==> flow/design.v <==
`timescale 1ns / 1ps
module magnitude_wrapper(
	input aclk,
	input aresetn,
	input s_i_data_valid,
	output reg s_o_data_ready,
	input [31:0] s_i_data,
	output reg m_o_data_valid,
	input m_i_data_ready,
	output reg [31:0] m_o_data
    );
	reg [31:0] o_data_temp;
	reg [15:0] data_real;
	reg [15:0] data_imag;
	reg start_calc;
	reg ack_calc;
	wire [15:0] in_real = s_i_data[15:0];
	wire [15:0] in_imag = s_i_data[31:16];
	always @ (posedge aclk)
		begin
			if (aresetn == 0) begin
				s_o_data_ready <= 1'b0;
				start_calc <= 1'b0;
			end
			if (ack_calc == 1'b1) begin
				start_calc <= 0;
			end
			if ( (s_i_data_valid == 1'b1) && (ack_calc == 0)) begin
				if (in_real[15] == 1'b1)
					data_real <= ~in_real + 16'd1;
				else
					data_real <= in_real;
				if (in_imag[15] == 1'b1)
					data_imag <= ~in_imag + 16'd1;
				else
					data_imag <= in_imag;
				s_o_data_ready <= 1;
				start_calc <= 1'b1;
			end
		end
	always @ (posedge aclk)
		begin
			if (aresetn == 0) begin
				ack_calc <= 0;
			end
			if (start_calc == 1'b1) begin
				ack_calc <= 1;
				o_data_temp <= data_real*data_real + data_imag*data_imag;
			end
			else begin
				ack_calc <= 0;
			end
		end
	always @ (posedge aclk)
		begin
			if (aresetn == 0) begin
				m_o_data_valid <= 1'b0;
			end
			if (m_i_data_ready == 1'b1) begin
				if (ack_calc == 0) begin
					m_o_data_valid <= 1'b0;
				end
				else begin
					m_o_data_valid <= 1'b1;
					m_o_data <= o_data_temp;
				end
			end
		end
endmodule
==> flow/run.sh <==
#!/bin/bash
# the make line also repeats each setting of config.mk as NAME=value (left out here)
make -C /OpenROAD-flow-scripts/flow DESIGN_CONFIG=/design/flow/config.mk WORK_HOME=/design/flow/orfs CLKGATE_MAP_FILE= finish
==> flow/config.mk <==
export PLATFORM = sky130hd
export DESIGN_NAME = magnitude_wrapper
export DESIGN_NICKNAME = magnitude_wrapper
export VERILOG_FILES = /design/flow/design.v
export SDC_FILE = /design/flow/constraint.sdc
export NUM_CORES = 4
export LEC_CHECK = 0
export ABC_AREA = 1
export CAP_MARGIN = 25
export CORE_MARGIN = 2
export CORE_UTILIZATION = 43
export GPL_ROUTABILITY_DRIVEN = 1
export MAX_ROUTING_LAYER = met5
export PLACE_DENSITY_LB_ADDON = 0.0
export SETUP_SLACK_MARGIN = 0.71
export SLEW_MARGIN = 25
==> flow/constraint.sdc <==
create_clock -name core_clock -period 10.7 [get_ports {aclk}]
set_input_delay 2.1400 -clock core_clock [delete_from_list [all_inputs] [get_ports {aclk}]]
set_output_delay 2.1400 -clock core_clock [all_outputs]
set_load 0.01 [all_outputs]
==> results of run 1 <==
==> layer usage <==
layer	up-vias	wire length (um)	share of wire (%)
li1	6399	-	-
met1	6541	18900	41
met2	141	24900	55
met3	39	965	2.1
met4	0	823	1.8
met5	-	0	0
==> cell type report <==
class                   count  area [um^2]
clock buffers               9        225.2
fillers                  4509        23970
inverters                 756         2838
repair buffers             75        735.7
multi-input cells        1314        13510
clock inverters             7        85.08
flip-flops and latches    100         2973
well taps                 600        750.7
==> per-stage QoR <==
| stage | area, um^2 | utilization, % | instances |
|---|---|---|---|
| 2_1_floorplan | 19560 | - | 2231 |
| 5_1_grt | 21120 | 46.84 | 2861 |
| 3_3_place_gp | 20810 | 46.16 | 2845 |
| 6_report | 21120 | 46.84 | 2861 |
| 3_5_place_dp | 20810 | 46.16 | 2845 |
| 4_1_cts | 21120 | 46.84 | 2861 |
==> CHANGELOG.md, run 1 <==
### Physical design

* Insertion Delay late pin at 390 ps
* CP max FO at 17
* IO buf count at around 69
* Post-CTS setup buffer count at 0
* OpenROAD warning count at 36
* Setup CP Type: reg -> reg
* Hold Slack at slightly above 400 ps
* Reg2reg setup slack at around 3600 ps
* Clock Tree Buf Depth at 2
* Worst R2R End: o_data_temp[30]
* CTS root buf: clkbuf_16
* Tot GR Track Use at between 20% and 30%
* Max Fclk at around 140 MHz
* Yosys reg bits at roughly 100
* Die height at between 200 and 250 um
* RSZ-0062 raised after global routing: no
* Cell mode on critical path: fa_1
* Cycle use final at roughly 66%
* XOR Share, Synth at around 2.3%
* First-pass GRT wire length at between 70000 and 80000 um
* Worst path depth at 20
* Setup WS post-layout at 3621 ps
* CP top delay family: adder cells
* R2r worst-path depth at 20
* Post-Syn Area at just under 20000 um^2
* Status: timing/DRC/antenna clean
* Worst Setup EP: o_data_temp[30]
* Remaining global-route overflow at 0
* CP bufs+invs at 3
* Hold path depth at 0
* Hold Path Sink: m_o_data[20]
* Rows at ~78
* Cell area leaders: fa_1, edfxtp_1, inv_1, ha_1, nand2_1
* Top Usage Layer GRT: met2
* IO Count at about 70
* H-tree depth at 3
* Crit path largest cell delay at about 960 ps
* CTS Hold Bufs at 0
* Synth Warn # at 1
* Die width at 217.3 um
* DR WL/cell at about 16 um
* Post-synth EDFFs at about 97
* Cts bufs inserted at 9
* Area fraction in compound gates at roughly 1.4%
* GPL Wtd Cong at ~0.86
* Yosys stat cell total at ~2200
* Vias in the first global route at 14720
* Post-layout min period at between 7000 and 8000 ps
* Vias per cell at 4.586
* Syn-to-layout area delta at 8.004%
* Die ar. at approximately 47000 um^2
* Syn Area/Cell at 8.766 um^2
* Final setup TNS at 0 ps
* Yosys stat chip area at 19560 um^2
* DRT iter0 DRCs at 591
* Max cap viols at 0
* Relative slew margins at about 37%
* DRT antenna net count at 0
* CP max-delay cell: edfxtp_1
* CTS tree: done
* Drt drc at 0
* GR Util met3 at under 10%
* Crit. End Element: flop
* Placeable Area at approximately 45000 um^2
* Ys flop type: edfxtp_1
* Drt first pass iters at 5
* Grt met1 use at ~26%
* Largest net degree at the start of global routing at 33
* Top cells by count: inv_1, nand2_1, fa_1
* Slew Limit Fails at 0
* Global routing usage on met2 at roughly 40%
* Clk pin slew, worst setup/hold paths at approximately 90 ps
* Worst Path Arrival at between 7000 and 8000 ps
* Synth area leader: fa_1
* Fp_density at between 40% and 50%
* Critical R2R Launch: data_real[4]
* Hold WC Path Type: reg -> reg
* Initial antenna violation count at 0
* Fa+ha+maj area frac at about half
* Top comb family, area: adder cells
* Crit-path cells: nand2_1 -> fa_1 -> inv_1 -> fa_1 -> inv_1 -> fa_1 -> fa_1 -> fa_1 -> inv_1 -> fa_1 -> fa_1 -> fa_1 -> ha_1 -> nand2_1 -> nor2_1 -> nand3_1 -> nand3_1 -> nand2_1 -> nand3_1 -> nand2_1
* Vias at between 10000 and 15000
* Required @ worst endpoint at 10840 ps
* Seq/Total Area, Yosys at between 15 and 20%
* Layout Nets at approximately 2900
* Critical Path Start: data_real[4]
* Cts repair resizes at 0
* CP Launch Type: flop
* Synth top cell by count: inv_1
* Sink Count at ~100
* Worst slack at placement at about 3600 ps
* WL final at about 46000 um
* Floorplan net count at between 2000 and 3000
* Synth async-reset ratio at 0%
* Syn Inst Count at around 2200
* Hold Vio Cnt, Final at 0
* Hold Startpoint: o_data_temp[20]
* Mux frac, synth at 0%
* Unique cell types at 34
* # setup viols final at 0
* DP HPWL at between 30000 and 40000 um
* ANT cells at 0
* Top cell area share at around two fifths
* Final Skew at around 17 ps
* Simple-gate share of the synthesized area at between 10% and 20%
* Worst-Margin Slew at between 900 and 1000 ps
==> run 2, diff against run 1 <==
Settings changed: ABC_AREA 1 to default, CAP_MARGIN 25 to 10, CORE_UTILIZATION 43 to 32, GPL_ROUTABILITY_DRIVEN 1 to default, MAX_ROUTING_LAYER met5 to default, PLACE_DENSITY_LB_ADDON 0.0 to default, SETUP_SLACK_MARGIN 0.71 to -0.36, SLEW_MARGIN 25 to 20.
Clock period 10.7 ns to 11.4 ns, I/O delays scaled along.
==> run 2 against run 1 <==
Net effect: sequential cell count did not move; non-clock buffer count fell by 3; cell count fell by 9.2%; global-route usage fell by 7.0 points; wire length fell by 14%; utilization fell by 12 points; register-to-register slack got worse by 480 ps; worst setup slack got worse by 480 ps; sequential share of layout area rose by 0.58 points.
==> CHANGELOG.md, run 2 <==
### Physical design

* Post-Syn Area at 18540 um^2 (-5.2%)
* XOR Share, Synth at 3.070% (+0.74 points)
* Clock Tree Buf Depth at 2 (unchanged)
* Placeable Area at 57480 um^2 (+27%)
* Seq/Total Area, Yosys at 16.03% (+0.83 points)
* Post-route cell area at 20290 um^2 (-3.9%)
* Top cells by count: inv_1, fa_1, ha_1
* RSZ-0062 raised after global routing: no
* Metal2 WL at 22030 um (-12%)
* DP HPWL at 34020 um (-15%)
* CP max-delay cell: o41ai_1
* ANT cells at 0 (unchanged)
* Yosys stat cell total at 1791 (-20%)
* Synth Warn # at 1 (unchanged)
* Vias per cell at 4.561 (-0.55%)
* Max cap viols at 0 (unchanged)
* IO buf count at 69 (unchanged)
* Die ar. at 59880 um^2 (+27%)
* Worst path depth at 21 (+5.0%)
* Placed Instances at 2581 (-9.3%)
* Floorplan net count at 2406 (-15%)
* CP top delay family: adder cells
* Reg2reg setup slack at 3140 ps (-480 ps)
* Post-layout min period at 8258 ps (+1179 ps)
* Unique cell types at 59 (+74%)
* Hold path depth at 0 (unchanged)
* Ys flop type: edfxtp_1
* WL final at 39190 um (-14%)
* Worst-Margin Slew at 1253 ps (+310.4 ps)
* # setup viols final at 0 (unchanged)
* DRT iter0 DRCs at 533 (-9.8%)
* DRT antenna net count at 0 (unchanged)
* Post-CTS setup buffer count at 0 (unchanged)
* Synth area leader: fa_1
* Cts repair resizes at 0 (unchanged)
* Max Fclk at 121.1 MHz (-14%)
* Cell mode on critical path: fa_1
* H-tree depth at 3 (unchanged)
* Fp_density at 32.26% (-11 points)
* Drt drc at 0 (unchanged)
* Crit-path cells: and2_1 -> inv_1 -> fa_1 -> fa_1 -> inv_1 -> fa_1 -> inv_1 -> fa_1 -> inv_1 -> fa_1 -> fa_1 -> fa_1 -> fa_1 -> ha_1 -> and4_4 -> a31oi_1 -> nor2b_1 -> o41ai_1 -> a31oi_1 -> o21ai_0 -> a211oi_1
* Synth async-reset ratio at 0% (unchanged)
* Worst slack at placement at 3408 ps (-198.7 ps)
* Crit path largest cell delay at 1000 ps (+40 ps)
* Critical R2R Launch: data_imag[1]
* Clk pin slew, worst setup/hold paths at 80 ps (about the same)
* Syn Area/Cell at 10.35 um^2 (+18%)
* Hold Slack at 376.3 ps (-33.58 ps)
* Mux frac, synth at 0.1755% (+0.18 points)
* WL met1 at 14870 um (-21%)
* Fa+ha+maj area frac at 54.62% (+2.8 points)
* CTS tree: done
* Worst Setup EP: o_data_temp[31]
* Die width at 244.7 um (+13%)
* Worst Path Arrival at 8380 ps (+1160 ps)
* Initial antenna violation count at 0 (unchanged)
* Critical Path Start: data_imag[1]
* Layout Nets at 2442 (-15%)
* Top comb family, area: adder cells
* Area fraction in compound gates at 4.595% (+3.2 points)
* Final Skew at 19.47 ps (+2.482 ps)
* Relative slew margins at 15.40% (-22 points)
* Syn-to-layout area delta at 9.420%
* Vias at 11840 (-9.7%)
* Drt first pass iters at 5 (unchanged)
* CTS Hold Bufs at 0 (unchanged)
* OpenROAD warning count at 36 (unchanged)
* Required @ worst endpoint at 11530 ps (+690 ps)
* Worst R2R End: o_data_temp[31]
* Synth top cell by count: inv_1
* Setup WS post-layout at 3142 ps (-478.6 ps)
* Yosys stat chip area at 18540 um^2 (-5.2%)
* CP max FO at 23 (+6)
* Rows at 88 (+13%)
* Vias in the first global route at 13360 (-9.2%)
* Placed Area at 20010 um^2 (-3.8%)
* DR top layer: met4
* Post-synth EDFFs at 97 (unchanged)
* Status: timing/DRC/antenna clean
* Simple-gate share of the synthesized area at 9.967% (-3.6 points)
* Yosys reg bits at 100 (unchanged)
* Top cell area share at 41.46% (+2.2 points)
* Non-Filler Instances at 2597 (-9.2%)
* Hold Startpoint: start_calc
* Met3 Wirelength at 1421 um (+47%)
* Largest net degree at the start of global routing at 34 (+3.0%)
* GPL Wtd Cong at 0.8323 (-3.2%)
* Cell area leaders: fa_1, edfxtp_1, ha_1, inv_1, and2_1
* Hold Vio Cnt, Final at 0 (unchanged)
* Final core utilization at 35.30% (-12 points)
* Hold WC Path Type: reg -> reg
* DR WL/cell at 15.09 um (-5.3%)
* First-pass GRT wire length at 65970 um (-13%)
* Sink Count at 100 (unchanged)
* CTS root buf: clkbuf_16
* Remaining global-route overflow at 0 (unchanged)
* Insertion Delay late pin at 390 ps (about the same)
* Final setup TNS at 0 ps (unchanged)
* CP Launch Type: flop
* Setup CP Type: reg -> reg
* R2r worst-path depth at 21 (+5.0%)
* Slew Limit Fails at 0 (unchanged)
* Syn Inst Count at 1791 (-20%)
* Tot GR Track Use at 13.97% (-7.0 points)
* Cycle use final at 72.44% (+6.3 points)
* CP bufs+invs at 4 (+1)
* Crit. End Element: flop
* Cts bufs inserted at 9 (unchanged)
* Die height at 244.7 um (+13%)
* Hold Path Sink: ack_calc
* IO Count at 70 (unchanged)
run 2: layout make-up:
cell class / instances / area, um^2
clock buffers: 10 / 229.0
clock inverters: 6 / 46.29
fillers: 5787 / 37190
inverters: 515 / 1933
multi-input cells: 1129 / 13440
flip-flops and latches: 100 / 2973
well taps: 765 / 957.2
repair buffers: 72 / 713.2
run 2: per-layer routing:
metal / vias to the layer above / track usage (%)
li1: 5440 / -
met1: 6151 / 16.28
met2: 208 / 26.68
met3: 45 / 1.870
met4: 0 / 3.623
met5: - / 0
==> run 3, diff against run 2 <==
Settings changed: ABC_AREA from default to 0, CAP_MARGIN 10 to 20, CORE_ASPECT_RATIO from default to 0.5, CORE_UTILIZATION 32 to 72, CTS_CLUSTER_DIAMETER from default to 373, CTS_CLUSTER_SIZE from default to 99, SETUP_SLACK_MARGIN -0.36 to default, TNS_END_PERCENT from default to 15.
Clock period 11.4 ns to 5.27 ns, I/O delays scaled along.
==> run 3 against run 2 <==
Net effect: the layout now fails its checks (negative setup slack); register-to-register slack lost 5000 ps; wire length increased by 16%; critical path type unchanged; critical endpoint is now o_data_temp[30]; critical path depth rose by 2.
==> CHANGELOG.md, run 3 <==
### Physical design

* Drt drc at 0 (unchanged)
* Seq/Total Area, Yosys at 16.03% (unchanged)
* Floorplan net count at 2406 (unchanged)
* Worst Path Arrival at 7280 ps (-1100 ps)
* Worst slack at placement at -1971 ps (-5379 ps)
* Crit-path cells: buf_6 -> buf_12 -> nand2_1 -> fa_1 -> inv_1 -> fa_1 -> inv_1 -> fa_1 -> fa_1 -> fa_1 -> inv_1 -> fa_2 -> fa_1 -> fa_1 -> ha_4 -> nand2_1 -> or2b_1 -> a221oi_2 -> buf_4 -> a2111o_1 -> a21o_1 -> and4_4 -> a311o_1
* Placed Instances at 2408 (-6.7%)
* Vias at 13430 (+13%)
* FILL cells at 1191 (-79%)
* Top comb family, area: adder cells
* Worst R2R End: o_data_temp[30]
* Largest net degree at the start of global routing at 34 (unchanged)
* IO buf count at 69 (unchanged)
* Reg2reg setup slack at -1860 ps (-5010 ps)
* CP max FO at 8 (-65%)
* Die ar. at 27130 um^2 (-55%)
* Syn-to-layout area delta at 20.43%
* DRT antenna net count at 0 (unchanged)
* Cts bufs inserted at 9 (unchanged)
* Top cell area share at 41.46% (unchanged)
* Max cap viols at 0 (unchanged)
* Final core utilization at 88.47% (+53 points)
* Critical R2R Launch: data_real[5]
* Hold WC Path Type: reg -> reg
* DP HPWL at 37620 um (+11%)
* CTS root buf: clkbuf_16
* Clock Tree Buf Depth at 2 (unchanged)
* Yosys reg bits at 100 (unchanged)
* Clk pin slew, worst setup/hold paths at 80 ps (about the same)
* WL final at 45500 um (+16%)
* Status: finished with violations
* Synth top cell by count: inv_1
* IO Count at 70 (unchanged)
* Fa+ha+maj area frac at 54.62% (unchanged)
* Top cells by count: inv_1, fa_1, ha_1
* CP Launch Type: flop
* Yosys stat chip area at 18540 um^2 (unchanged)
* Top Usage Layer GRT: met2
* Cell area leaders: fa_1, edfxtp_1, ha_1, inv_1, and2_1
* Initial antenna violation count at 1 (+1)
* Cell mode on critical path: fa_1
* GPL Wtd Cong at 0.9551 (+15%)
* Insertion Delay late pin at 390 ps (about the same)
* First-pass GRT wire length at 75070 um (+14%)
* Slew Limit Fails at 0 (unchanged)
* CTS Hold Bufs at 0 (unchanged)
* Post-Syn Area at 18540 um^2 (unchanged)
* Simple-gate share of the synthesized area at 9.967% (unchanged)
* Grt met1 use at 45.71% (+29 points)
* Worst-Margin Slew at 738.8 ps (-513.8 ps)
* Placeable Area at 25240 um^2 (-56%)
* XOR Share, Synth at 3.070% (unchanged)
* Yosys stat cell total at 1791 (unchanged)
* Ys flop type: edfxtp_1
* CP top delay family: adder cells
* Cycle use final at 135.4% (+63 points)
* H-tree depth at 3 (unchanged)
* CP max-delay cell: fa_2
* Unique cell types at 59 (unchanged)
* Non-Filler Instances at 2439 (-6.1%)
* # setup viols final at 25 (+25)
* Post-synth EDFFs at 97 (unchanged)
* Hold path depth at 0 (unchanged)
* Hold Path Sink: m_o_data[14]
* Max Fclk at 140.2 MHz (+16%)
* RSZ-0062 raised after global routing: yes
* Remaining global-route overflow at 0 (unchanged)
* Drt first pass iters at 6 (+1)
* Syn Area/Cell at 10.35 um^2 (unchanged)
* Worst path depth at 23 (+9.5%)
* Hold Vio Cnt, Final at 0 (unchanged)
* Area fraction in compound gates at 4.595% (unchanged)
* Syn Inst Count at 1791 (unchanged)
* CTS tree: done
* Vias in the first global route at 15360 (+15%)
* Crit. End Element: flop
* Die height at 117.5 um (-52%)
* Blocking Checks: negative setup slack
* DR WL/cell at 18.65 um (+24%)
* Rows at 41 (-53%)
* Fp_density at 73.46% (+41 points)
* Required @ worst endpoint at 5410 ps (-6120 ps)
* Setup WS post-layout at -1865 ps (-5007 ps)
* Worst Setup EP: o_data_temp[30]
* Post-layout min period at 7135 ps (-1123 ps)
* Relative slew margins at 50.64% (+35 points)
* Die width at 230.9 um (-5.6%)
* Tot GR Track Use at 36.09% (+22 points)
* Critical Path Start: data_real[5]
* Synth area leader: fa_1
* Crit path largest cell delay at 570 ps (-430 ps)
* OpenROAD warning count at 41 (+14%)
* Synth Warn # at 1 (unchanged)
* Final Skew at 14.36 ps (-5.101 ps)
* GR Util met3 at 7.558% (+5.7 points)
* Hold Startpoint: o_data_temp[14]
* R2r worst-path depth at 23 (+9.5%)
* CP bufs+invs at 6 (+2)
* Layout Nets at 2704 (+11%)
* DRT iter0 DRCs at 923 (+73%)
* Synth async-reset ratio at 0% (unchanged)
* Vias per cell at 5.507 (+21%)
* Sink Count at 100 (unchanged)
* Setup CP Type: reg -> reg
* Mux frac, synth at 0.1755% (unchanged)
* Global routing usage on met2 at 61.22% (+35 points)
run 3: final cells by class:
class,instances,area (um^2),area share [%]
diodes,1,2.502,0.01121
multi-input cells,1129,13860,62.08
clock inverters,6,78.83,0.3530
inverters,515,1937,8.674
clock buffers,10,239.0,1.070
well taps,344,430.4,1.928
flip-flops and latches,100,2973,13.31
repair buffers,334,2806,12.57
run 3: through the flow:
stage,setup TNS [ps],hold slack [ps],instance area [um^2]
finish,-33830,410.1,22330
global route,-38090,432.2,22330
CTS,-32580,414.1,22160
detailed placement,-36640,405.7,21440
global placement,-33390,401.1,21440
floorplan,-24850,400.3,18710
run 3: layer usage:
metal	vias to the layer above	share of wire, %	wire length, um
met5	-	0	0
met2	519	50	22880
met1	6793	38	17440
met4	0	4.3	1949
li1	5980	-	-
met3	140	7.1	3236
run 3: repair_timing:
action / 4_1_cts / 5_1_grt
setup buffers: 9 / 4
endpoints found under the setup margin: 25 / 25
pin swaps: 25 / 10
gates resized: 71 / 31
==> run 4, diff against run 3 <==
Settings changed: CORE_ASPECT_RATIO 0.5 to default, CTS_CLUSTER_DIAMETER 373 to default, CTS_CLUSTER_SIZE 99 to 76, PLACE_DENSITY_LB_ADDON from default to 0.0, SETUP_SLACK_MARGIN from default to 1.91, TNS_END_PERCENT 15 to default.
Clock period 5.27 ns to 6.46 ns, I/O delays scaled along.
==> run 4 against run 3 <==
Net effect: the flow now stops in 5_1_grt; synthesized area is the same; die size shrank 0.29%; synthesized cell count is the same.
==> CHANGELOG.md, run 4 <==
## Flow update

* Yosys stat cell total at 1791 (unchanged)
* IO buf count at 69 (unchanged)
* Die height at 164.5 um (+40%)
* Top comb family, area: adder cells
* DP HPWL at 36010 um (-4.3%)
* Fp_density at 73.42% (about the same)
* IO Count at 70 (unchanged)
* Placeable Area at 25250 um^2 (about the same)
* Tot GR Track Use at a little over three fifths
* Seq/Total Area, Yosys at 16.03% (unchanged)
* Mux frac, synth at 0.1755% (unchanged)
* Area fraction in compound gates at 4.595% (unchanged)
* Sink Count at 100 (unchanged)
* Ys flop type: edfxtp_1
* Failing step: 5_1_grt
* Yosys stat chip area at 18540 um^2 (unchanged)
* CTS root buf: clkbuf_16
* Die width at 164.5 um (-29%)
* Post-synth EDFFs at 97 (unchanged)
* Synth async-reset ratio at 0% (unchanged)
* Remaining global-route overflow at 2
* Synth Warn # at 1 (unchanged)
* Syn Inst Count at 1791 (unchanged)
* Clock Tree Buf Depth at 2 (unchanged)
* Fa+ha+maj area frac at 54.62% (unchanged)
* Rows at 58 (+41%)
* Error message: [ERROR GRT-0232] Routing congestion too high. Check the congestion heatmap in the GUI.
* Top cells by count: inv_1, fa_1, ha_1
* Post-Syn Area at 18540 um^2 (unchanged)
* Cell area leaders: fa_1, edfxtp_1, ha_1, inv_1, and2_1
* GPL Wtd Cong at 0.9041 (-5.3%)
* Syn Area/Cell at 10.35 um^2 (unchanged)
* Cts bufs inserted at 9 (unchanged)
* Die ar. at 27050 um^2 (-0.29%)
* Status: aborted with a tool error
* Unique cell types at 59 (unchanged)
* Placed Instances at 2372 (-1.5%)
* Yosys reg bits at 100 (unchanged)
* H-tree depth at 3 (unchanged)
* Floorplan net count at 2406 (unchanged)
* Synth area leader: fa_1
* Placed Area at 21400 um^2 (-0.19%)
* Worst slack at placement at -725.9 ps (+1245 ps)
* CTS Hold Bufs at 0 (unchanged)
* XOR Share, Synth at 3.070% (unchanged)
* Top cell area share at 41.46% (unchanged)
* Simple-gate share of the synthesized area at 9.967% (unchanged)
* Synth top cell by count: inv_1
==> run 4: per-stage QoR <==
stage                     hold WS [ps]  utilization, %
after CTS                        376.2           89.99
after detailed placement         364.9           84.74
after global placement           357.9           84.74
after floorplan                  400.3               -
==> run 4: repair_timing <==
item | in CTS
setup buffers | 67
endpoints found under the setup margin | 27
resized | 130
gates cloned | 0
pin swaps | 112
==> run 4: metal layers <==
| layer | overflow | global-route usage, % |
|---|---|---|
| met3 | 0 | 43.45 |
| met4 | 1 | 57.71 |
| met1 | 0 | 64.10 |
| met5 | 0 | 18.56 |
| met2 | 1 | 82.05 |
==> run 5, diff against run 4 <==
Settings changed: ABC_AREA 0 to 1, CTS_CLUSTER_DIAMETER from default to 83, CTS_CLUSTER_SIZE 76 to 72, PLACE_DENSITY_LB_ADDON 0.0 to 0.01, SETUP_SLACK_MARGIN 1.91 to 0.56.
Clock period 6.46 ns to 6.71 ns, I/O delays scaled along.
==> run 5 against run 4 <==
Net effect: now fails the layout checks on negative setup slack; synthesized cell count grew 25%; synthesized area grew 5.5%; die size grew 5.3%.
==> CHANGELOG.md, run 5 <==
### Physical design

* XOR Share, Synth at 2.329% (-0.74 points)
* IO buf count at 69 (unchanged)
* Hold Path Sink: m_o_data[1]
* Yosys reg bits at 100 (unchanged)
* R2r worst-path depth at 25
* Top Usage Layer GRT: met2
* DR WL/cell at 20.04 um
* DP HPWL at 36990 um (+2.7%)
* # setup viols final at 7
* OpenROAD warning count at 38
* DRT antenna net count at 0
* Clock Tree Buf Depth at 2 (unchanged)
* Critical R2R Launch: data_imag[8]
* Largest net degree at the start of global routing at 35
* RSZ-0062 raised after global routing: yes
* Area fraction in compound gates at 1.395% (-3.2 points)
* Drt first pass iters at 8
* Top cell area share at 39.31% (-2.2 points)
* Yosys stat cell total at 2231 (+25%)
* Synth async-reset ratio at 0% (unchanged)
* GPL Wtd Cong at 0.8891 (-1.7%)
* Seq/Total Area, Yosys at 15.20% (-0.83 points)
* Clk pin slew, worst setup/hold paths at about 90 ps
* Vias in the first global route at ~17000
* IO Count at 70 (unchanged)
* DRT iter0 DRCs at between 1000 and 1500
* ANT cells at 0
* Crit path largest cell delay at between 600 and 700 ps
* Status: finished with violations
* CTS tree: done
* Worst Path Arrival at around 7000 ps
* H-tree depth at 3 (unchanged)
* Hold Startpoint: o_data_temp[1]
* Required @ worst endpoint at 6830 ps
* Hold WC Path Type: reg -> reg
* Simple-gate share of the synthesized area at 13.60% (+3.6 points)
* Critical Path Start: data_imag[8]
* Worst R2R End: o_data_temp[28]
* Die ar. at 28500 um^2 (+5.3%)
* Syn Inst Count at 2231 (+25%)
* Cell mode on critical path: fa_1
* Top comb family, area: adder cells
* CP Launch Type: flop
* CP bufs+invs at 8
* Syn-to-layout area delta at 21.02%
* Post-route cell area at roughly 24000 um^2
* First-pass GRT wire length at around 80000 um
* Post-Syn Area at 19560 um^2 (+5.5%)
* CTS root buf: clkbuf_16
* Hold path depth at 0
* Grt met1 use at approximately 42%
* Vias per cell at around 5.7
* Die height at 168.8 um (+2.6%)
* Worst-Margin Slew at around 660 ps
* Mux frac, synth at 0% (-0.18 points)
* Fp_density at 72.97% (-0.45 points)
* Remaining global-route overflow at 0
* Post-layout min period at between 6000 and 7000 ps
* Worst Setup EP: o_data_temp[28]
* Layout Nets at roughly 3000
* CP max-delay cell: fa_1
* Reg2reg setup slack at -170 ps
* Initial antenna violation count at 0
* Drt drc at 0
* Rows at 60 (+3.4%)
* Relative slew margins at between 50% and 60%
* CTS Hold Bufs at 0 (unchanged)
* Unique cell types at 34 (-42%)
* Hold Vio Cnt, Final at 0
* Top cells by count: inv_1, nand2_1, fa_1
* Vias at 15820
* Synth area leader: fa_1
* Floorplan net count at 2846 (+18%)
* Blocking Checks: negative setup slack
* Setup WS post-layout at -172.0 ps
* Cts bufs inserted at 9 (unchanged)
* Placeable Area at 26800 um^2 (+6.1%)
* Worst path depth at 25
* CP top delay family: adder cells
* Fa+ha+maj area frac at 51.79% (-2.8 points)
* CP max FO at 5
* GR Util met3 at roughly 4.3%
* Crit. End Element: flop
* Cell area leaders: fa_1, edfxtp_1, inv_1, ha_1, nand2_1
* Insertion Delay late pin at roughly 380 ps
* Syn Area/Cell at 8.766 um^2 (-15%)
* Die width at 168.8 um (+2.6%)
* Slew Limit Fails at 0
* Setup CP Type: reg -> reg
* Tot GR Track Use at between 30% and 40%
* Max Fclk at 145.3 MHz
* WL final at around 56000 um
* Max cap viols at 0
* Final Skew at between 10 and 15 ps
* Global routing usage on met2 at 65.91%
* Synth Warn # at 1 (unchanged)
* Synth top cell by count: inv_1
* Placed Area at 20940 um^2 (-2.1%)
* Post-synth EDFFs at 97 (unchanged)
* Yosys stat chip area at 19560 um^2 (+5.5%)
* Final core utilization at about nine tenths
* Cycle use final at 102.6%
* Ys flop type: edfxtp_1
* Sink Count at 100 (unchanged)
[run 5: final cells by class]
| class | count | area [um^2] |
|---|---|---|
| well taps | 341 | 426.7 |
| clock buffers | 9 | 225.2 |
| inverters | 756 | 2850 |
| multi-input cells | 1314 | 14670 |
| fillers | 1255 | 3134 |
| repair buffers | 248 | 2442 |
| flip-flops and latches | 100 | 2973 |
| clock inverters | 7 | 78.83 |
[run 5: what timing repair did]
| item | in CTS | in global routing |
|---|---|---|
| cloned | 2 | 2 |
| buffers inserted | 83 | 37 |
| resized | 197 | 165 |
| endpoints found under the setup margin | 22 | 23 |
| pin swaps | 98 | 93 |
| hold endpoints to repair | 0 | 0 |
[run 5: layer usage]
metal / share of wire (%) / routed length, um / up-vias
li1: - / - / 6746
met1: 33 / 18450 / 7752
met2: 52 / 28760 / 938
met3: 7.7 / 4296 / 379
met4: 7.4 / 4098 / 0
met5: 0 / 0 / -
[run 5: through the flow]
| step | instances | setup WS, ps | TNS (ps) | hold WS (ps) |
|---|---|---|---|---|
| after floorplan | 2231 | 560.2 | 0 | 400.3 |
| after global placement | 2635 | 36.80 | 0 | 402.7 |
| after detailed placement | 2635 | -96.76 | -168.2 | 404.5 |
| after CTS | 2736 | 284.3 | 0 | 422.4 |
| after global routing | 2775 | -246.4 | -1619 | 421.7 |
| final | 2775 | -172.0 | -485.4 | 417.2 |
==> run 6, diff against run 5 <==
Settings changed: CTS_CLUSTER_DIAMETER 83 to default, SETUP_SLACK_MARGIN 0.56 to default.
Clock period 6.71 ns to 6.92 ns, I/O delays scaled along.
==> run 6 against run 5 <==
Net effect: now clean on timing, DRC and antenna; utilization shrank 8.5 points; worst hold slack worse by 48 ps; synthesized area unchanged; critical path type unchanged; largest cell class unchanged.
==> CHANGELOG.md, run 6 <==
### Physical design

* Yosys stat chip area at 19560 um^2 (unchanged)
* Hold Vio Cnt, Final at 0 (unchanged)
* First-pass GRT wire length at 70140 um (-12%)
* Syn Inst Count at 2231 (unchanged)
* Setup CP Type: reg -> reg
* IO buf count at 69 (unchanged)
* Max Fclk at 150.0 MHz (+3.2%)
* Clock Tree Buf Depth at 2 (unchanged)
* Placed Instances at 2618 (-0.65%)
* Drt first pass iters at 5 (-3)
* Worst Path Arrival at 6770 ps (-240 ps)
* Cell mode on critical path: fa_1
* Mux frac, synth at 0% (unchanged)
* Rows at 60 (unchanged)
* Yosys reg bits at 100 (unchanged)
* IO Count at 70 (unchanged)
* Vias at 14100 (-11%)
* Synth Warn # at 1 (unchanged)
* Cts bufs inserted at 9 (unchanged)
* # setup viols final at 0 (-7)
* Met3 Wirelength at 2406 um (-44%)
* Worst path depth at 23 (-8.0%)
* Critical Path Start: data_real[7]
* Crit path largest cell delay at 590 ps (-20 ps)
* Status: timing/DRC/antenna clean
* Worst Setup EP: o_data_temp[16]
* R2r worst-path depth at 23 (-8.0%)
* Hold path depth at 0 (unchanged)
* Floorplan net count at 2846 (unchanged)
* Hold Slack at 368.7 ps (-48.48 ps)
* Hold Path Sink: ack_calc
* Sink Count at 100 (unchanged)
* H-tree depth at 3 (unchanged)
* Yosys stat cell total at 2231 (unchanged)
* Setup WS post-layout at 251.6 ps (+423.6 ps)
* Top cells by count: inv_1, nand2_1, fa_1
* Post-Syn Area at 19560 um^2 (unchanged)
* Synth top cell by count: inv_1
* Ys flop type: edfxtp_1
* CTS root buf: clkbuf_16
* Reg2reg setup slack at 250 ps (+420 ps)
* Relative slew margins at 64.38% (+8.3 points)
* DRT antenna net count at 0 (unchanged)
* Synth area leader: fa_1
* Cycle use final at 96.36% (-6.2 points)
* Vias in the first global route at 14910 (-10%)
* CP Launch Type: flop
* OpenROAD warning count at 36 (-5.3%)
* CTS tree: done
* DR top layer: met4
* ANT cells at 0 (unchanged)
* Hold Startpoint: start_calc
* XOR Share, Synth at 2.329% (unchanged)
* GPL Wtd Cong at 0.9221 (+3.7%)
* DR WL/cell at 15.95 um (-20%)
* Syn-to-layout area delta at 9.386%
* WL met1 at 15800 um (-14%)
* Required @ worst endpoint at 7020 ps (+190 ps)
* CP top delay family: adder cells
* Drt drc at 0 (unchanged)
* Initial antenna violation count at 0 (unchanged)
* Non-Filler Instances at 2675 (-3.6%)
* Die height at 168.8 um (unchanged)
* Critical R2R Launch: data_real[7]
* Simple-gate share of the synthesized area at 13.60% (unchanged)
* Clk pin slew, worst setup/hold paths at 80 ps (about the same)
* Tot GR Track Use at 31.64% (-4.5 points)
* Layout Nets at 2944 (-3.3%)
* Area fraction in compound gates at 1.395% (unchanged)
* DP HPWL at 36560 um (-1.2%)
* CP max-delay cell: fa_1
* Seq/Total Area, Yosys at 15.20% (unchanged)
* Unique cell types at 34 (unchanged)
* Post-synth EDFFs at 97 (unchanged)
* Slew Limit Fails at 0 (unchanged)
* Fa+ha+maj area frac at 51.79% (unchanged)
* Die ar. at 28500 um^2 (unchanged)
* Top comb family, area: adder cells
* Insertion Delay late pin at 370 ps (about the same)
* DRT iter0 DRCs at 898 (-31%)
* WL final at 42680 um (-23%)
* Vias per cell at 5.270 (-7.5%)
* Metal2 WL at 23090 um (-20%)
* Remaining global-route overflow at 0 (unchanged)
* Final Skew at 11.85 ps (-1.454 ps)
* Placeable Area at 26800 um^2 (unchanged)
* Crit-path cells: buf_4 -> buf_4 -> nand2_1 -> inv_1 -> fa_1 -> fa_1 -> inv_1 -> fa_1 -> fa_1 -> inv_1 -> fa_1 -> fa_1 -> fa_1 -> fa_1 -> ha_1 -> nand2_2 -> inv_1 -> a21oi_1 -> nand3_2 -> nand2_1 -> nand2_1 -> nand2_1 -> nand2_1
* Die width at 168.8 um (unchanged)
* Synth async-reset ratio at 0% (unchanged)
* Worst slack at placement at 22.10 ps (+118.9 ps)
* Crit. End Element: flop
* CP bufs+invs at 6 (-2)
* Hold WC Path Type: reg -> reg
* Fp_density at 72.97% (unchanged)
* Max cap viols at 0 (unchanged)
* Post-layout min period at 6668 ps (-213.6 ps)
* Syn Area/Cell at 8.766 um^2 (unchanged)
* CP max FO at 10 (+5)
* Largest net degree at the start of global routing at 33 (-5.7%)
* Top cell area share at 39.31% (unchanged)
* Worst-Margin Slew at 534.3 ps (-123.9 ps)
* Cell area leaders: fa_1, edfxtp_1, inv_1, ha_1, nand2_1
* Worst R2R End: o_data_temp[16]
run 6: layout make-up:
type,count,area (um^2)
Clock buffer,9,225.2
Clock inverter,7,57.56
Fill cell,1793,5409
Inverter,756,2838
Multi-Input combinational cell,1314,13520
Sequential cell,100,2973
Tap cell,341,426.7
Timing Repair Buffer,148,1354
run 6: stage by stage:
| stage | cell area (um^2) | utilization [%] | TNS (ps) |
|---|---|---|---|
| 6_report | 21390 | 79.82 | 0 |
| 5_1_grt | 21390 | 79.82 | -17.90 |
| 2_1_floorplan | 19560 | - | 0 |
| 3_3_place_gp | 20730 | 77.36 | 0 |
| 3_5_place_dp | 20750 | 77.41 | 0 |
| 4_1_cts | 21060 | 78.58 | 0 |
run 6: per-layer routing:
| metal | GRT usage [%] | vias to the layer above |
|---|---|---|
| li1 | - | 6547 |
| met1 | 38.31 | 7001 |
| met2 | 58.14 | 457 |
| met3 | 4.770 | 91 |
| met4 | 10.42 | 0 |
| met5 | 0 | - |
run 6: timing repair:
item,CTS,global route
hold buffers,0,0
setup endpoints to repair,1,21
gates resized,0,1
buffers inserted,4,37
==> run 7, diff against run 6 <==
Settings changed: CAP_MARGIN 20 to 30, CTS_CLUSTER_DIAMETER from default to 78, CTS_CLUSTER_SIZE 72 to 73, PLACE_DENSITY from default to 0.43, PLACE_DENSITY_LB_ADDON 0.01 to default, SETUP_SLACK_MARGIN from default to -0.36, SLEW_MARGIN 20 to 40.
Clock period 6.92 ns to 6.01 ns, I/O delays scaled along.
==> run 7 against run 6 <==
Net effect: now fails the layout checks on negative setup slack; maximum frequency is 2.6% higher; clock skew grew 4.3 ps; register-to-register slack got worse by 740 ps; worst hold slack better by 5.8 ps; utilization rose by 7.0 points; via count rose by 9.6%; largest cell class unchanged.
==> CHANGELOG.md, run 7 <==
### Physical design

* Simple-gate share of the synthesized area at 13.60% (unchanged)
* DRT iter0 DRCs at 1201 (+34%)
* DR WL/cell at 18.34 um (+15%)
* CP top delay family: adder cells
* Worst path depth at 22 (-4.3%)
* WL final at 51930 um (+22%)
* Cell area leaders: fa_1, edfxtp_1, inv_1, ha_1, nand2_1
* Syn-to-layout area delta at 19.01%
* Final Skew at 16.16 ps (+4.303 ps)
* Area fraction in compound gates at 1.395% (unchanged)
* Crit path largest cell delay at 600 ps (about the same)
* CTS Hold Bufs at 0 (unchanged)
* Slew Limit Fails at 0 (unchanged)
* First-pass GRT wire length at 82880 um (+18%)
* Post-layout min period at 6501 ps (-167.0 ps)
* XOR Share, Synth at 2.329% (unchanged)
* Seq/Total Area, Yosys at 15.20% (unchanged)
* Worst Path Arrival at 6620 ps (-150 ps)
* GPL Wtd Cong at 0.9414 (+2.1%)
* H-tree depth at 3 (unchanged)
* Placed Area at 22180 um^2 (+6.9%)
* Worst Setup EP: o_data_temp[29]
* Remaining global-route overflow at 0 (unchanged)
* Crit. End Element: flop
* IO Count at 70 (unchanged)
* Worst R2R End: o_data_temp[29]
* IO buf count at 69 (unchanged)
* Yosys reg bits at 100 (unchanged)
* Die ar. at 28500 um^2 (unchanged)
* Cell mode on critical path: fa_1
* Drt drc at 0 (unchanged)
* Cycle use final at 108.2% (+12 points)
* Relative slew margins at 54.99% (-9.4 points)
* Worst-Margin Slew at 674.1 ps (+139.8 ps)
* RSZ-0062 raised after global routing: yes
* Status: finished with violations
* Top comb family, area: adder cells
* Insertion Delay late pin at 370 ps (about the same)
* Post-Syn Area at 19560 um^2 (unchanged)
* R2r worst-path depth at 22 (-4.3%)
* Max cap viols at 0 (unchanged)
* Synth top cell by count: inv_1
* Crit-path cells: buf_12 -> nand2_1 -> inv_1 -> fa_1 -> fa_1 -> inv_1 -> fa_1 -> fa_1 -> inv_1 -> fa_1 -> fa_1 -> fa_1 -> fa_2 -> ha_4 -> nand2_1 -> nand2_2 -> a21oi_4 -> nand3_4 -> nand2_1 -> nand3_1 -> nand2_1 -> nand2_1
* Tot GR Track Use at 37.87% (+6.2 points)
* Syn Area/Cell at 8.766 um^2 (unchanged)
* Critical R2R Launch: data_real[4]
* Die width at 168.8 um (unchanged)
* Initial antenna violation count at 0 (unchanged)
* Hold Vio Cnt, Final at 0 (unchanged)
* Clock Tree Buf Depth at 2 (unchanged)
* Layout Nets at 3101 (+5.3%)
* Vias in the first global route at 17230 (+16%)
* Vias at 15450 (+9.6%)
* Largest net degree at the start of global routing at 33 (unchanged)
* CTS tree: done
* CP max FO at 11 (+1)
* Synth async-reset ratio at 0% (unchanged)
* Drt first pass iters at 7 (+2)
* Hold WC Path Type: reg -> reg
* Syn Inst Count at 2231 (unchanged)
* Hold Path Sink: ack_calc
* Unique cell types at 34 (unchanged)
* Setup CP Type: reg -> reg
* Setup WS post-layout at -491.4 ps (-743.0 ps)
* Floorplan net count at 2846 (unchanged)
* CP Launch Type: flop
* Rows at 60 (unchanged)
* Post-route cell area at 23270 um^2 (+8.8%)
* Die height at 168.8 um (unchanged)
* # setup viols final at 23 (+23)
* Synth Warn # at 1 (unchanged)
* Yosys stat chip area at 19560 um^2 (unchanged)
* Blocking Checks: negative setup slack
* Mux frac, synth at 0% (unchanged)
* Top cell area share at 39.31% (unchanged)
* Synth area leader: fa_1
* Required @ worst endpoint at 6130 ps (-890 ps)
* Top cells by count: inv_1, nand2_1, fa_1
* Placed Instances at 2795 (+6.8%)
* Post-synth EDFFs at 97 (unchanged)
* DP HPWL at 41350 um (+13%)
* DRT antenna net count at 0 (unchanged)
* CP max-delay cell: fa_2
* Vias per cell at 5.455 (+3.5%)
* Reg2reg setup slack at -490 ps (-740 ps)
* Fp_density at 72.97% (unchanged)
* Clk pin slew, worst setup/hold paths at 90 ps (about the same)
* ANT cells at 0 (unchanged)
* Placeable Area at 26800 um^2 (unchanged)
* Sink Count at 100 (unchanged)
* Max Fclk at 153.8 MHz (+2.6%)
* Fa+ha+maj area frac at 51.79% (unchanged)
* CTS root buf: clkbuf_16
* CP bufs+invs at 4 (-2)
* Cts bufs inserted at 9 (unchanged)
* Non-Filler Instances at 2832 (+5.9%)
* Hold Startpoint: start_calc
* Ys flop type: edfxtp_1
* Yosys stat cell total at 2231 (unchanged)
* OpenROAD warning count at 40 (+11%)
* Critical Path Start: data_real[4]
* Hold path depth at 0 (unchanged)
[run 7: area by class of cell]
class                   count  area (um^2)
flip-flops and latches    100         2973
clock buffers               9        225.2
inverters                 756         2838
well taps                 341        426.7
fillers                  1371         3526
multi-input cells        1314        14120
repair buffers            305         2625
clock inverters             7        67.56
[run 7: what timing repair did]
item                       CTS  global route
pin swaps                   37            51
setup endpoints to repair   22            22
resized                     77            72
buffers inserted            23            16
[run 7: per-stage QoR]
| step | hold slack, ps | setup TNS (ps) | utilization [%] | worst slack (ps) |
|---|---|---|---|---|
| CTS | 375.5 | -7312 | 85.65 | -418.5 |
| global placement | 358.0 | -12870 | 82.76 | -696.0 |
| finish | 374.5 | -8816 | 86.84 | -491.4 |
| floorplan | 400.3 | -5404 | - | -332.7 |
| detailed placement | 363.9 | -15090 | 82.76 | -791.9 |
| global route | 382.9 | -11630 | 86.84 | -622.6 |
[run 7: layer usage]
layer	wire, um	vias up	global-route usage (%)
li1	-	6874	-
met1	17600	7584	42.96
met2	27300	719	67.61
met3	3580	271	6.406
met4	3447	0	22.23
met5	0	-	0
==> run 8, diff against run 7 <==
Clock period 6.01 ns to 5.37 ns, I/O delays scaled along.
==> run 8 against run 7 <==
Net effect: the flow now stops in 5_1_grt; die size unchanged; synthesized cell count unchanged; synthesized area unchanged.
==> CHANGELOG.md, run 8 <==
## Flow update

* Syn Area/Cell at 8.766 um^2 (unchanged)
* Top comb family, area: adder cells
* Top cells by count: inv_1, nand2_1, fa_1
* Cts bufs inserted at 9 (unchanged)
* Seq/Total Area, Yosys at 15.20% (unchanged)
* Tot GR Track Use at 63.17%
* Simple-gate share of the synthesized area at 13.60% (unchanged)
* IO buf count at 69 (unchanged)
* Unique cell types at 34 (unchanged)
* Die ar. at 28500 um^2 (unchanged)
* Sink Count at 100 (unchanged)
* DP HPWL at 44050 um (+6.5%)
* Synth top cell by count: inv_1
* Yosys reg bits at 100 (unchanged)
* Fa+ha+maj area frac at 51.79% (unchanged)
* Error message: [ERROR GRT-0232] Routing congestion too high. Check the congestion heatmap in the GUI.
* Remaining global-route overflow at 8
* Synth async-reset ratio at 0% (unchanged)
* Post-synth EDFFs at 97 (unchanged)
* Yosys stat chip area at 19560 um^2 (unchanged)
* H-tree depth at 3 (unchanged)
* Clock Tree Buf Depth at 2 (unchanged)
* Rows at 60 (unchanged)
* Status: aborted with a tool error
* Fp_density at 72.97% (unchanged)
* GPL Wtd Cong at 0.9478 (+0.68%)
* Floorplan net count at 2846 (unchanged)
* Synth Warn # at 1 (unchanged)
* Failing step: 5_1_grt
* Top cell area share at 39.31% (unchanged)
* Cell area leaders: fa_1, edfxtp_1, inv_1, ha_1, nand2_1
* IO Count at 70 (unchanged)
* CTS Hold Bufs at 0 (unchanged)
* Ys flop type: edfxtp_1
* Mux frac, synth at 0% (unchanged)
* Yosys stat cell total at 2231 (unchanged)
* Placeable Area at 26800 um^2 (unchanged)
* Die width at 168.8 um (unchanged)
* Synth area leader: fa_1
* CTS root buf: clkbuf_16
* Post-Syn Area at 19560 um^2 (unchanged)
* Syn Inst Count at 2231 (unchanged)
* XOR Share, Synth at 2.329% (unchanged)
* Area fraction in compound gates at 1.395% (unchanged)
* Die height at 168.8 um (unchanged)
* Worst slack at placement at -1155 ps (-363.2 ps)
[run 8: metrics by stage]
step                      area, um^2  TNS (ps)  instances
after CTS                      24120    -22500       2904
after global placement         22710    -20420       2832
after detailed placement       22710    -24370       2832
after floorplan                20210    -12650       2231
[run 8: repair_timing]
action / 4_1_cts
pin swaps: 104
gates resized: 191
buffers inserted: 65
cloned: 1
endpoints found under the setup margin: 24
[run 8: layer usage]
| layer | global-route usage, % | GRT overflow |
|---|---|---|
| met1 | 60.76 | 0 |
| met2 | 86.90 | 3 |
| met3 | 41.64 | 0 |
| met4 | 66.30 | 5 |
| met5 | 2.957 | 0 |
==> run 9, diff against run 8 <==
Settings changed: ABC_AREA 1 to default, CAP_MARGIN 30 to 20, CORE_MARGIN 2 to 9, CORE_UTILIZATION 72 to 40, CTS_CLUSTER_DIAMETER 78 to 97, CTS_CLUSTER_SIZE 73 to default, PLACE_DENSITY 0.43 to default, SETUP_SLACK_MARGIN -0.36 to default, SLEW_MARGIN 40 to 20.
Clock period 5.37 ns to 10.0 ns, I/O delays scaled along.
==> run 9 against run 8 <==
Net effect: now clean on timing, DRC and antenna; die size is 91% higher; synthesized area decreased by 5.2%; synthesized cell count fell by 20%.
==> CHANGELOG.md, run 9 <==
### Physical design

* CTS tree: done
* Logic area at around 13000 um^2
* Cycle use final at around 80%
* Top cell area share at 41.46% (+2.2 points)
* Die ar. at 54430 um^2 (+91%)
* Yosys stat chip area at 18540 um^2 (-5.2%)
* CP max-delay cell: edfxtp_1
* CTS root buf: clkbuf_16
* Yosys reg bits at 100 (unchanged)
* Hold WC Path Type: reg -> reg
* Insertion Delay late pin at about 380 ps
* Post-synth EDFFs at 97 (unchanged)
* Worst-Margin Slew at 1069 ps
* CP top delay family: adder cells
* Setup CP Type: reg -> reg
* Fa+ha+maj area frac at 54.62% (+2.8 points)
* Floorplan net count at 2406 (-15%)
* First-pass GRT wire length at 65800 um
* Ys flop type: edfxtp_1
* Yosys stat cell total at 1791 (-20%)
* Die height at 233.3 um (+38%)
* Sequential cell area at between 2000 and 3000 um^2
* DRT iter0 DRCs at a little over 500
* Rows at 78 (+30%)
* Remaining global-route overflow at 0
* Synth async-reset ratio at 0% (unchanged)
* Final setup TNS at 0 ps
* Post-CTS setup buffer count at 0 (-100%)
* Post-layout min period at slightly below 8000 ps
* Placed Area at 19810 um^2 (-13%)
* Top cells by count: inv_1, fa_1, ha_1
* Seq/Total Area, Yosys at 16.03% (+0.83 points)
* Die width at 233.3 um (+38%)
* Vias at approximately 12000
* OpenROAD warning count at 36
* DR WL/cell at around 16 um
* Clk pin slew, worst setup/hold paths at around 70 ps
* Cts bufs inserted at 9 (unchanged)
* XOR Share, Synth at 3.070% (+0.74 points)
* Fp_density at 40.68% (-32 points)
* Max Fclk at between 100 and 150 MHz
* Worst Path Arrival at between 8000 and 9000 ps
* Hold Path Sink: m_o_data[30]
* Slew Limit Fails at 0
* Synth top cell by count: inv_1
* Worst R2R End: o_data_temp[31]
* CP max FO at 15
* WL final at slightly below 40000 um
* Cts repair resizes at 0 (-100%)
* # setup viols final at 0
* IO buf count at 69 (unchanged)
* Sink Count at 100 (unchanged)
* Initial antenna violation count at 0
* Final Skew at 14.77 ps
* CP Launch Type: flop
* Syn-to-layout area delta at 8.388%
* Simple-gate share of the synthesized area at 9.967% (-3.6 points)
* Synth area leader: fa_1
* Post-Syn Area at 18540 um^2 (-5.2%)
* DP HPWL at 34100 um (-23%)
* Crit. End Element: flop
* DRT antenna net count at 0
* CP bufs+invs at 5
* CTS Hold Bufs at 0 (unchanged)
* Synth Warn # at 1 (unchanged)
* Cell area leaders: fa_1, edfxtp_1, ha_1, inv_1, and2_1
* Vias in the first global route at around 13000
* R2r worst-path depth at 22
* Clock Tree Buf Depth at 2 (unchanged)
* Relative slew margins at around 29%
* ANT cells at 0
* Cell mode on critical path: fa_1
* Critical R2R Launch: data_real[11]
* Placeable Area at 45580 um^2 (+70%)
* Hold path depth at 0
* Vias per cell at roughly 4.8
* Syn Area/Cell at 10.35 um^2 (+18%)
* Unique cell types at 59 (+74%)
* Worst path depth at 22
* GPL Wtd Cong at 0.8538 (-9.9%)
* Layout Nets at roughly 2400
* Drt first pass iters at 5
* Syn Inst Count at 1791 (-20%)
* Max cap viols at 0
* Mux frac, synth at 0.1755% (+0.18 points)
* H-tree depth at 3 (unchanged)
* Crit-path cells: inv_1 -> nor2_1 -> fa_1 -> inv_1 -> fa_1 -> fa_1 -> fa_1 -> inv_1 -> fa_1 -> fa_1 -> fa_1 -> inv_1 -> fa_1 -> inv_1 -> ha_1 -> a211oi_1 -> o21ai_0 -> a221oi_1 -> a2bb2oi_1 -> a31oi_1 -> o21ai_0 -> a211oi_1
* Reg2reg setup slack at about 2000 ps
* Status: timing/DRC/antenna clean
* Tot GR Track Use at between 15 and 20%
* FILL cells at roughly 4400
* Worst Setup EP: o_data_temp[31]
* Hold Startpoint: o_data_temp[30]
* Largest net degree at the start of global routing at 34
* IO Count at 70 (unchanged)
* Crit path largest cell delay at 740 ps
* Top comb family, area: adder cells
* Hold Vio Cnt, Final at 0
* Critical Path Start: data_real[11]
* Post-route cell area at 20100 um^2
* Area fraction in compound gates at 4.595% (+3.2 points)
* Required @ worst endpoint at slightly above 10000 ps
* Drt drc at 0
* RSZ-0062 raised after global routing: no
-- run 9: per-layer routing --
metal	up-vias	track usage [%]	share of wire, %
met1	6055	17.62	39
met2	173	29.25	56
met5	-	0	0
met4	0	3.606	1.8
met3	45	2.330	3.3
li1	5436	-	-
-- run 9: metrics by stage --
step	setup slack (ps)	hold slack, ps	instances	util [%]
floorplan	2962	400.3	1791	-
global placement	2174	402.5	2416	43.46
detailed placement	2090	405.7	2416	43.46
CTS	2050	419.4	2432	44.09
global route	1504	425.6	2432	44.09
finish	2056	421.3	2432	44.09
-- run 9: cell type report --
type,instances,share of cell area (%)
clock buffers,9,1.121
multi-input cells,1129,66.86
repair buffers,72,3.549
well taps,600,3.736
flip-flops and latches,100,14.79
clock inverters,7,0.3237
inverters,515,9.619
==> run 10, diff against run 9 <==
Settings changed: ABC_AREA from default to 1, CAP_MARGIN 20 to 40, CORE_MARGIN 9 to 2, CORE_UTILIZATION 40 to 72, CTS_CLUSTER_DIAMETER 97 to 229, CTS_CLUSTER_SIZE from default to 31.
Clock period 10.0 ns to 5.34 ns, I/O delays scaled along.
==> run 10 against run 9 <==
Net effect: the flow now stops in 5_1_grt; synthesized cell count up 25%; synthesized area rose by 5.5%; die size decreased by 48%.
==> CHANGELOG.md, run 10 <==
## Flow update

* Status: aborted with a tool error
* Failing step: 5_1_grt
* Error message: [ERROR GRT-0232] Routing congestion too high. Check the congestion heatmap in the GUI.
* Top cell area share at 39.31% (-2.2 points)
* Placed Instances at 2831 (+17%)
* Cell area leaders: fa_1, edfxtp_1, inv_1, ha_1, nand2_1
* Die width at 168.8 um (-28%)
* Placeable Area at 26800 um^2 (-41%)
* IO buf count at 69 (unchanged)
* Rows at 60 (-23%)
* Ys flop type: edfxtp_1
* CTS root buf: clkbuf_16
* Top cells by count: inv_1, nand2_1, fa_1
* Synth top cell by count: inv_1
* Simple-gate share of the synthesized area at 13.60% (+3.6 points)
* Fp_density at 72.97% (+32 points)
* Unique cell types at 34 (-42%)
* XOR Share, Synth at 2.329% (-0.74 points)
* Area fraction in compound gates at 1.395% (-3.2 points)
* Synth area leader: fa_1
* Sink Count at 100 (unchanged)
* Worst slack at placement at -1191 ps (-3281 ps)
* Die height at 168.8 um (-28%)
* Tot GR Track Use at 61.63%
* DP HPWL at 42810 um (+26%)
* Syn Area/Cell at 8.766 um^2 (-15%)
* GPL Wtd Cong at 0.9539 (+12%)
* Clock Tree Buf Depth at 2 (unchanged)
* Floorplan net count at 2846 (+18%)
* Synth Warn # at 1 (unchanged)
* Top comb family, area: adder cells
* IO Count at 70 (unchanged)
* Cts bufs inserted at 9 (unchanged)
* Die ar. at 28500 um^2 (-48%)
* Mux frac, synth at 0% (-0.18 points)
* Syn Inst Count at 2231 (+25%)
* Yosys stat cell total at 2231 (+25%)
* Post-Syn Area at 19560 um^2 (+5.5%)
* Seq/Total Area, Yosys at 15.20% (-0.83 points)
* Remaining global-route overflow at 7
* Yosys reg bits at 100 (unchanged)
* Synth async-reset ratio at 0% (unchanged)
* Post-synth EDFFs at 97 (unchanged)
* CTS Hold Bufs at 0 (unchanged)
* Fa+ha+maj area frac at 51.79% (-2.8 points)
* Yosys stat chip area at 19560 um^2 (+5.5%)
* H-tree depth at 3 (unchanged)
-- run 10: what timing repair did --
action | in CTS
endpoints found under the setup margin | 26
cloned | 1
pin swaps | 57
setup buffers | 30
gates resized | 154
-- run 10: through the flow --
step	area, um^2
global placement	22700
floorplan	20250
detailed placement	22720
CTS	23810
-- run 10: layer usage --
| metal | GRT usage (%) | GRT overflow |
|---|---|---|
| met5 | 13.74 | 0 |
| met4 | 60.49 | 3 |
| met3 | 39.28 | 0 |
| met2 | 85.48 | 4 |
| met1 | 60.36 | 0 |
==> run 11, diff against run 10 <==
Settings changed: ABC_AREA 1 to default, CAP_MARGIN 40 to 30, CORE_UTILIZATION 72 to 65, CTS_CLUSTER_DIAMETER 229 to default, CTS_CLUSTER_SIZE 31 to default, SETUP_SLACK_MARGIN from default to -0.36.
Clock period 5.34 ns to 6.55 ns, I/O delays scaled along.
==> run 11 against run 10 <==
Net effect: the layout now fails its checks (negative setup slack); synthesized area fell by 5.2%; die size is 4.9% higher; synthesized cell count decreased by 20%.
==> CHANGELOG.md, run 11 <==
### Physical design

* Syn Inst Count at 1791 (-20%)
* Reg2reg setup slack at -540 ps
* Yosys stat cell total at 1791 (-20%)
* Insertion Delay late pin at around 380 ps
* Blocking Checks: negative setup slack
* Ys flop type: edfxtp_1
* Relative slew margins at 61.90%
* Die height at 172.9 um (+2.4%)
* DP HPWL at 34820 um (-19%)
* H-tree depth at 3 (unchanged)
* Crit-path cells: buf_6 -> and2_4 -> inv_2 -> fa_1 -> fa_1 -> inv_1 -> fa_1 -> inv_1 -> fa_1 -> inv_1 -> fa_1 -> fa_2 -> fa_2 -> fa_2 -> ha_4 -> and4_4 -> buf_6 -> a221oi_4 -> a2111o_1 -> a21o_1 -> and4_4 -> a311o_1
* Fp_density at 66.38% (-6.6 points)
* Rows at 61 (+1.7%)
* Worst R2R End: o_data_temp[30]
* Synth top cell by count: inv_1
* Hold Vio Cnt, Final at 0
* Vias at 12870
* Required @ worst endpoint at around 6700 ps
* Yosys reg bits at 100 (unchanged)
* Placed Instances at 2414 (-15%)
* OpenROAD warning count at ~40
* Crit path largest cell delay at between 500 and 600 ps
* Cycle use final at 108.3%
* Mux frac, synth at 0.1755% (+0.18 points)
* GPL Wtd Cong at 0.9171 (-3.9%)
* CP Launch Type: flop
* Remaining global-route overflow at 0
* Drt drc at 0
* Critical Path Start: data_real[4]
* RSZ-0062 raised after global routing: yes
* Synth area leader: fa_1
* Tot GR Track Use at just under 30%
* DR WL/cell at approximately 17 um
* Cell area leaders: fa_1, edfxtp_1, ha_1, inv_1, and2_1
* Worst path depth at 22
* Post-synth EDFFs at 97 (unchanged)
* Simple-gate share of the synthesized area at 9.967% (-3.6 points)
* Unique cell types at 59 (+74%)
* CP max FO at 6
* DRT iter0 DRCs at approximately 640
* Setup CP Type: reg -> reg
* R2r worst-path depth at 22
* Hold path depth at 0
* IO buf count at 69 (unchanged)
* IO Count at 70 (unchanged)
* First-pass GRT wire length at 69630 um
* Die ar. at 29890 um^2 (+4.9%)
* CTS root buf: clkbuf_16
* Clk pin slew, worst setup/hold paths at approximately 90 ps
* Setup WS post-layout at -541.9 ps
* Initial antenna violation count at 0
* # setup viols final at 18
* Critical R2R Launch: data_real[4]
* CTS tree: done
* CTS Hold Bufs at 0 (unchanged)
* Area fraction in compound gates at 4.595% (+3.2 points)
* Post-layout min period at about 7100 ps
* Vias in the first global route at between 10000 and 15000
* Crit. End Element: flop
* Top cells by count: inv_1, fa_1, ha_1
* Hold WC Path Type: reg -> reg
* Clock Tree Buf Depth at 2 (unchanged)
* Layout Nets at 2697
* Die width at 172.9 um (+2.4%)
* Hold Startpoint: start_calc
* Cell mode on critical path: fa_1
* Worst Setup EP: o_data_temp[30]
* Syn-to-layout area delta at 20.50%
* Fa+ha+maj area frac at 54.62% (+2.8 points)
* Cts bufs inserted at 9 (unchanged)
* DRT antenna net count at 0
* Post-route cell area at roughly 22000 um^2
* Non-Filler Instances at approximately 2500
* CP max-delay cell: fa_2
* ANT cells at 0
* Placeable Area at 27930 um^2 (+4.2%)
* Seq/Total Area, Yosys at 16.03% (+0.83 points)
* Synth Warn # at 1 (unchanged)
* Post-Syn Area at 18540 um^2 (-5.2%)
* WL final at a little over 40000 um
* Yosys stat chip area at 18540 um^2 (-5.2%)
* CP top delay family: adder cells
* CP bufs+invs at 6
* Largest net degree at the start of global routing at 33
* Synth async-reset ratio at 0% (unchanged)
* Top cell area share at 41.46% (+2.2 points)
* Worst-Margin Slew at roughly 570 ps
* Status: finished with violations
* Hold Path Sink: ack_calc
* XOR Share, Synth at 3.070% (+0.74 points)
* Slew Limit Fails at 0
* Floorplan net count at 2406 (-15%)
* Final core utilization at 79.98%
* Worst Path Arrival at between 7000 and 8000 ps
* Sink Count at 100 (unchanged)
* Vias per cell at approximately 5.2
* Drt first pass iters at 5
* Top comb family, area: adder cells
* Placed Area at 21230 um^2 (-6.5%)
* Syn Area/Cell at 10.35 um^2 (+18%)
* Max cap viols at 0
* Max Fclk at between 100 and 150 MHz
* Final Skew at about 20 ps
run 11: stage by stage:
step           hold WS (ps)  setup TNS [ps]  setup WS (ps)
3_5_place_dp          361.3           -8528         -767.1
3_3_place_gp          360.1           -6886         -712.6
5_1_grt               383.0           -9603         -725.9
2_1_floorplan         400.3           -1235         -345.0
6_report              374.1           -5203         -541.9
4_1_cts               372.9           -5395         -585.8
run 11: what timing repair did:
| action | in CTS | in global routing |
|---|---|---|
| endpoints found under the setup margin | 14 | 15 |
| resized | 59 | 80 |
| pin swaps | 54 | 71 |
| buffers inserted | 28 | 21 |
run 11: metal layers:
layer	wire [um]	part of all wire, %	global-route usage (%)
met5	0	0	0
met4	1617	3.9	10.49
met3	1511	3.7	2.770
met2	23070	56	55.38
met1	15170	37	35.66
run 11: area by class of cell:
type / instances / area [um^2]
Timing Repair Buffer: 327 / 2701
Multi-Input combinational cell: 1129 / 13950
Inverter: 515 / 1933
Tap cell: 378 / 473.0
Clock buffer: 9 / 225.2
Fill cell: 1819 / 5592
Sequential cell: 100 / 2973
Clock inverter: 7 / 86.33
